==> flow/design.v (excerpt) <==
module TopLevelModule(
    input clk,                    
    input [2:0] switches,        
    input confirm_key1,   
input confirm_key2,     
    input reset_key,            
    output [1:0] player_led,     
    output [1:0] winner_led           
);
Size in the first run: ~1,100 cells after synthesis, roughly 100 flip-flops, ~11 I/O pins, about 0.0078 mm² of cells after synthesis.
Settings: LEC_CHECK=0, ABC_AREA=1, CAP_MARGIN=20, CORE_MARGIN=2, CORE_UTILIZATION=72, CTS_CLUSTER_DIAMETER=362, PLACE_DENSITY=0.66, SLEW_MARGIN=20; clock period 4.41 ns.
run.sh (not shown) runs the stock make flow with config.mk's settings and CLKGATE_MAP_FILE=.
The starting point ran to the end with violations: setup timing.
Edit:
CTS_CLUSTER_DIAMETER = 46   (was 362)
CTS_CLUSTER_SIZE = 73   (was not set)
SETUP_SLACK_MARGIN = -0.26   (was not set)
clock period = 3.95 ns   (was 4.41 ns; I/O delays follow)
=>
- The changed run did not get past 4_1_cts
- die area stays the same
- synthesized cell count does not change
- area after synthesis does not change
Edit:
CTS_CLUSTER_DIAMETER = not set   (was 46)
SETUP_SLACK_MARGIN = not set   (was -0.26)
clock period = 4.56 ns   (was 3.95 ns; I/O delays follow)
What happened: With this change the flow produced a layout that fails on setup timing. Die size is unchanged. Synthesized cell count does not change. Synthesized area stays the same.

---

TopLevelModule again, from the RTL that the note above started with.
Settings: LEC_CHECK=0, ABC_AREA=1, CAP_MARGIN=20, CELL_PAD_IN_SITES_DETAIL_PLACEMENT=2, CORE_ASPECT_RATIO=1.48, CORE_MARGIN=2, CORE_UTILIZATION=40, CTS_CLUSTER_SIZE=10, GPL_TIMING_DRIVEN=1, MAX_ROUTING_LAYER=met4, MIN_ROUTING_LAYER=met2, SLEW_MARGIN=20, TNS_END_PERCENT=80; clock period 3.17 ns.
The starting point did not get past detailed placement (3_5_place_dp), error DPL-0033.
Change:
==> flow/config.mk (replaced) <==
export PLATFORM = sky130hd
export DESIGN_NAME = TopLevelModule
export DESIGN_NICKNAME = TopLevelModule
export VERILOG_FILES = /design/flow/design.v
export SDC_FILE = /design/flow/constraint.sdc
export NUM_CORES = 4
export LEC_CHECK = 0
export CAP_MARGIN = 20
export CORE_MARGIN = 2
export CORE_UTILIZATION = 53
export SLEW_MARGIN = 20
==> flow/constraint.sdc (replaced) <==
create_clock -name core_clock -period 5.73 [get_ports {clk}]
set_input_delay 1.1460 -clock core_clock [delete_from_list [all_inputs] [get_ports {clk}]]
set_output_delay 1.1460 -clock core_clock [all_outputs]
set_load 0.01 [all_outputs]
Outcome: With this change the flow completed without violations; synthesized area falls by 0.73%; die area shrinks by 25%; synthesized cell count shrinks by 21%.
Change:
--- a/flow/config.mk
+++ b/flow/config.mk
@@ -7,0 +8 @@
+export ABC_AREA = 1
@@ -10 +11,3 @@
-export CORE_UTILIZATION = 53
+export CORE_UTILIZATION = 70
+export CTS_CLUSTER_DIAMETER = 90
+export CTS_CLUSTER_SIZE = 31
==> flow/constraint.sdc (replaced) <==
create_clock -name core_clock -period 3.9 [get_ports {clk}]
set_input_delay 0.7800 -clock core_clock [delete_from_list [all_inputs] [get_ports {clk}]]
set_output_delay 0.7800 -clock core_clock [all_outputs]
set_load 0.01 [all_outputs]
With this change the flow aborted during global routing (5_1_grt) (GRT-0116).
Synthesized cell count increases by 27%.
Area after synthesis increases by 0.73%.
Die size decreases by 23%.
Change:
--- a/flow/config.mk
+++ b/flow/config.mk
@@ -12 +12 @@
-export CTS_CLUSTER_DIAMETER = 90
+export CTS_CLUSTER_DIAMETER = 319
@@ -13,0 +14 @@
+export SETUP_SLACK_MARGIN = -0.32
==> flow/constraint.sdc (replaced) <==
create_clock -name core_clock -period 4.09 [get_ports {clk}]
set_input_delay 0.8180 -clock core_clock [delete_from_list [all_inputs] [get_ports {clk}]]
set_output_delay 0.8180 -clock core_clock [all_outputs]
set_load 0.01 [all_outputs]
Effect: The changed run ended with an error in global routing (5_1_grt) with GRT-0232. Area after synthesis stays the same. Synthesized cell count does not change. Die size is unchanged.
